==> inputs of job 6007 <==
## Pipelined_Processor
module Pipelined_Processor(
input CLK,
input reset,
output [7:0] imem_addr,
input [15:0] imem_data,
output [7:0] dmem_addr,
output [7:0] dmem_wdata,
output dmem_we,
input [7:0] dmem_rdata,
output [7:0] result 
   );
export LEC_CHECK = 0
export CAP_MARGIN = 40
export CELL_PAD_IN_SITES_DETAIL_PLACEMENT = 1
export CELL_PAD_IN_SITES_GLOBAL_PLACEMENT = 2
export CORE_MARGIN = 4
export CORE_UTILIZATION = 40
export CTS_CLUSTER_SIZE = 36
export GPL_ROUTABILITY_DRIVEN = 0
export GPL_TIMING_DRIVEN = 0
export HOLD_SLACK_MARGIN = 0.05
export MIN_ROUTING_LAYER = met1
export PLACE_DENSITY = 0.37
export SETUP_SLACK_MARGIN = 3.19
export SLEW_MARGIN = 40
export TNS_END_PERCENT = 70
create_clock -name core_clock -period 13.5 [get_ports {CLK}]
run.sh (not shown) runs the stock make flow with config.mk's settings and CLKGATE_MAP_FILE=.
==> inputs of job 4752, as changes to job 6007 <==
==> flow/config.mk (replaced) <==
export PLATFORM = sky130hd
export DESIGN_NAME = Pipelined_Processor
export DESIGN_NICKNAME = Pipelined_Processor
export VERILOG_FILES = /design/flow/design.v
export SDC_FILE = /design/flow/constraint.sdc
export NUM_CORES = 4
export LEC_CHECK = 0
export ABC_AREA = 1
export CAP_MARGIN = 20
export CORE_MARGIN = 2
export CORE_UTILIZATION = 72
export CTS_CLUSTER_DIAMETER = 400
export CTS_CLUSTER_SIZE = 98
export SETUP_SLACK_MARGIN = 1.52
export SLEW_MARGIN = 20
export TNS_END_PERCENT = 15
==> flow/constraint.sdc (replaced) <==
create_clock -name core_clock -period 10.0 [get_ports {CLK}]
set_input_delay 2.0000 -clock core_clock [delete_from_list [all_inputs] [get_ports {CLK}]]
set_output_delay 2.0000 -clock core_clock [all_outputs]
set_load 0.01 [all_outputs]
==> inputs of job 1055, as changes to job 6007 <==
==> flow/config.mk (replaced) <==
export PLATFORM = sky130hd
export DESIGN_NAME = Pipelined_Processor
export DESIGN_NICKNAME = Pipelined_Processor
export VERILOG_FILES = /design/flow/design.v
export SDC_FILE = /design/flow/constraint.sdc
export NUM_CORES = 4
export LEC_CHECK = 0
export ABC_AREA = 1
export CAP_MARGIN = 20
export CORE_ASPECT_RATIO = 0.5
export CORE_MARGIN = 9
export CORE_UTILIZATION = 24
export CTS_CLUSTER_DIAMETER = 337
export CTS_CLUSTER_SIZE = 99
export PLACE_DENSITY = 0.8
export SLEW_MARGIN = 20
export TNS_END_PERCENT = 20
==> results.py <==
# Metrics from the implementation run
metrics = {
    "outcome": {
        "outcome": "did not finish",
        "lastStage": "global routing (5_1_grt)",
        "stop_error": "[ERROR GRT-0232] Routing congestion too high. Check the congestion heatmap in the GUI.",
    },
    "yosys": {
        "top_cells_by_count": "nand2_1, inv_1, nor2_1",
        "postSynthSeqShare_pct": 33.3,
    },
    "placed_design": {
        "io_buffer_count": 58,
        "placed_area_mm2": 0.0131,
    },
}
Source of the figures above: job 4752

==> results.py <==
# Metrics from the implementation run
metrics = {
    "power_and_ir_drop": {
        "clkPwrFrac_pct": 16.1,
    },
    "placed_design": {
        "placed_area_mm2": 0.0127,
        "io_buffer_count": 54,
    },
    "critical_path": {
        "rrSetupSlack_ns": 0.29,
    },
    "cells_and_area": {
        "bufAreaShareNonClock_pct": 11.1,
    },
    "outcome": {
        "outcome": "timing/DRC/antenna clean",
    },
    "yosys": {
        "postSynthSeqShare_pct": 32.8,
    },
    "global_route": {
        "grt_usage_pct": 28.2,
    },
}
Source of the figures above: job 6007

==> results.py <==
# Metrics from the implementation run
metrics = {
    "outcome": {
        "outcome": "timing/DRC/antenna clean",
    },
    "placed_design": {
        "placed_area_mm2": 0.0124,
        "io_buffer_count": 58,
    },
    "yosys": {
        "top_cells_by_count": "nand2_1, inv_1, nor2_1",
        "postSynthSeqShare_pct": 33.3,
    },
}
Source of the figures above: job 1055


* * *

==> inputs of cedar <==
Starting RTL as in the previous note.
clock: 23.4 ns
lec_check: 0
cap_margin: 20
cell_pad_in_sites_detail_placement: 0
core_margin: 2
core_utilization: 22
gpl_routability_driven: 1
hold_slack_margin: 0.13
setup_slack_margin: 4.26
slew_margin: 20
==> pepper: changes against cedar <==
--- a/flow/config.mk
+++ b/flow/config.mk
@@ -7,9 +7,13 @@
 export LEC_CHECK = 0
 export CAP_MARGIN = 20
-export CELL_PAD_IN_SITES_DETAIL_PLACEMENT = 0
+export CELL_PAD_IN_SITES_GLOBAL_PLACEMENT = 0
 export CORE_MARGIN = 2
-export CORE_UTILIZATION = 22
+export CORE_UTILIZATION = 69
+export CTS_CLUSTER_SIZE = 43
 export GPL_ROUTABILITY_DRIVEN = 1
-export HOLD_SLACK_MARGIN = 0.13
-export SETUP_SLACK_MARGIN = 4.26
+export GPL_TIMING_DRIVEN = 1
+export HOLD_SLACK_MARGIN = -0.02
+export MAX_ROUTING_LAYER = met5
+export SETUP_SLACK_MARGIN = 1.64
 export SLEW_MARGIN = 20
+export TNS_END_PERCENT = 75
==> flow/constraint.sdc (replaced) <==
create_clock -name core_clock -period 11.5 [get_ports {CLK}]
set_input_delay 2.3000 -clock core_clock [delete_from_list [all_inputs] [get_ports {CLK}]]
set_output_delay 2.3000 -clock core_clock [all_outputs]
set_load 0.01 [all_outputs]
==> delta: changes against cedar <==
==> flow/config.mk (replaced) <==
export PLATFORM = sky130hd
export DESIGN_NAME = Pipelined_Processor
export DESIGN_NICKNAME = Pipelined_Processor
export VERILOG_FILES = /design/flow/design.v
export SDC_FILE = /design/flow/constraint.sdc
export NUM_CORES = 4
export LEC_CHECK = 0
export ABC_AREA = 1
export CAP_MARGIN = 20
export CORE_ASPECT_RATIO = 0.5
export CORE_MARGIN = 2
export CORE_UTILIZATION = 34
export CTS_CLUSTER_DIAMETER = 337
export CTS_CLUSTER_SIZE = 99
export SLEW_MARGIN = 20
export TNS_END_PERCENT = 20
==> flow/constraint.sdc (replaced) <==
create_clock -name core_clock -period 13.5 [get_ports {CLK}]
set_input_delay 2.7000 -clock core_clock [delete_from_list [all_inputs] [get_ports {CLK}]]
set_output_delay 2.7000 -clock core_clock [all_outputs]
set_load 0.01 [all_outputs]
==> onyx: changes against cedar <==
==> flow/config.mk (replaced) <==
export PLATFORM = sky130hd
export DESIGN_NAME = Pipelined_Processor
export DESIGN_NICKNAME = Pipelined_Processor
export VERILOG_FILES = /design/flow/design.v
export SDC_FILE = /design/flow/constraint.sdc
export NUM_CORES = 4
export LEC_CHECK = 0
export ABC_AREA = 0
export CAP_MARGIN = 20
export CORE_MARGIN = 2
export CORE_UTILIZATION = 72
export CTS_CLUSTER_DIAMETER = 400
export CTS_CLUSTER_SIZE = 98
export SLEW_MARGIN = 20
export TNS_END_PERCENT = 15
==> flow/constraint.sdc (replaced) <==
create_clock -name core_clock -period 10.0 [get_ports {CLK}]
set_input_delay 2.0000 -clock core_clock [delete_from_list [all_inputs] [get_ports {CLK}]]
set_output_delay 2.0000 -clock core_clock [all_outputs]
set_load 0.01 [all_outputs]
==> notes <==
onyx did not get past global routing (5_1_grt). delta produced a clean layout. pepper finished with negative setup slack left. cedar finished with timing, DRC and antenna clean.
Of delta and pepper, delta has the higher fmax (gap 18%, measured against pepper).
The lowest hold slack belongs to cedar, the highest to pepper.
In flip-flop count, cedar and delta do not differ.
In delta the sequential power is higher than in cedar, by about 60%.

* * *

==> inputs of v2 <==
Starting RTL as in the previous note.
## Pipelined_Processor
module Pipelined_Processor(
input CLK,
input reset,
output [7:0] imem_addr,
input [15:0] imem_data,
output [7:0] dmem_addr,
output [7:0] dmem_wdata,
output dmem_we,
input [7:0] dmem_rdata,
output [7:0] result 
   );
Settings: LEC_CHECK=0, ABC_AREA=1, CAP_MARGIN=20, CELL_PAD_IN_SITES_GLOBAL_PLACEMENT=0, CORE_MARGIN=2, CORE_UTILIZATION=69, CTS_CLUSTER_SIZE=43, GPL_ROUTABILITY_DRIVEN=1, GPL_TIMING_DRIVEN=1, HOLD_SLACK_MARGIN=-0.02, MAX_ROUTING_LAYER=met5, SETUP_SLACK_MARGIN=3.31, SLEW_MARGIN=20, TNS_END_PERCENT=75; clock period 11.5 ns.
==> inputs of v26, as changes to v2 <==
- ABC_AREA: 1 -> not set
- CORE_ASPECT_RATIO: not set -> 1.99
- CORE_MARGIN: 2 -> 5
- CORE_UTILIZATION: 69 -> 58
- CTS_CLUSTER_DIAMETER: not set -> 299
- CTS_CLUSTER_SIZE: 43 -> 92
- PLACE_DENSITY: not set -> 0.41
- SETUP_SLACK_MARGIN: 3.31 -> not set
- SLEW_MARGIN: 20 -> 0
- TNS_END_PERCENT: 75 -> 10
==> flow/constraint.sdc (replaced) <==
create_clock -name core_clock -period 14.1 [get_ports {CLK}]
set_input_delay 2.8200 -clock core_clock [delete_from_list [all_inputs] [get_ports {CLK}]]
set_output_delay 2.8200 -clock core_clock [all_outputs]
set_load 0.01 [all_outputs]
==> inputs of v21, as changes to v2 <==
- ABC_AREA: 1 -> not set
- CELL_PAD_IN_SITES_GLOBAL_PLACEMENT: 0 -> not set
- CORE_UTILIZATION: 69 -> 20
- CTS_CLUSTER_SIZE: 43 -> not set
- GPL_ROUTABILITY_DRIVEN: 1 -> not set
- GPL_TIMING_DRIVEN: 1 -> not set
- HOLD_SLACK_MARGIN: -0.02 -> not set
- MAX_ROUTING_LAYER: met5 -> not set
- SETUP_SLACK_MARGIN: 3.31 -> not set
- TNS_END_PERCENT: 75 -> not set
==> flow/constraint.sdc (replaced) <==
create_clock -name core_clock -period 13.2 [get_ports {CLK}]
set_input_delay 2.6400 -clock core_clock [delete_from_list [all_inputs] [get_ports {CLK}]]
set_output_delay 2.6400 -clock core_clock [all_outputs]
set_load 0.01 [all_outputs]
==> qor summary <==
metric	v26	v21	v2
Outcome	finished clean	finished clean	finished with violations
Violated checks	-	-	setup timing
Post-layout minimum cycle time	13,350 ps	12,700 ps	12,940 ps
Non-clock buffer area fraction after layout	8.310%	10.61%	9.438%
Net switching power figure	1.216 mW	1.347 mW	2.420 mW
Worst Setup SP	l2.destreg_out[2]	l1.ImmExt_out[6]	l3.destreg_out[1]
Number of buffer and inverter instances along the worst setup path	1	3	12
Tightest hold margin	349.0 ps	349.3 ps	355.3 ps
Die Footprint	0.02260 mm^2	0.05857 mm^2	0.01722 mm^2
Share of the synthesized netlist area taken by xor and xnor gates	4.859%	4.859%	3.763%
Fraction of power spent switching nets	44.17%	42.63%	51.14%
Estimated wirelength of the detail-placed design	29,810 um	28,950 um	24,380 um
Ratio of total power to cell area	207.5 mW/mm^2	217.3 mW/mm^2	343.9 mW/mm^2
Slew @ Worst Pin	1128 ps	950.1 ps	1168 ps
No activity file was given, so power comes from the tool's default toggle rates.
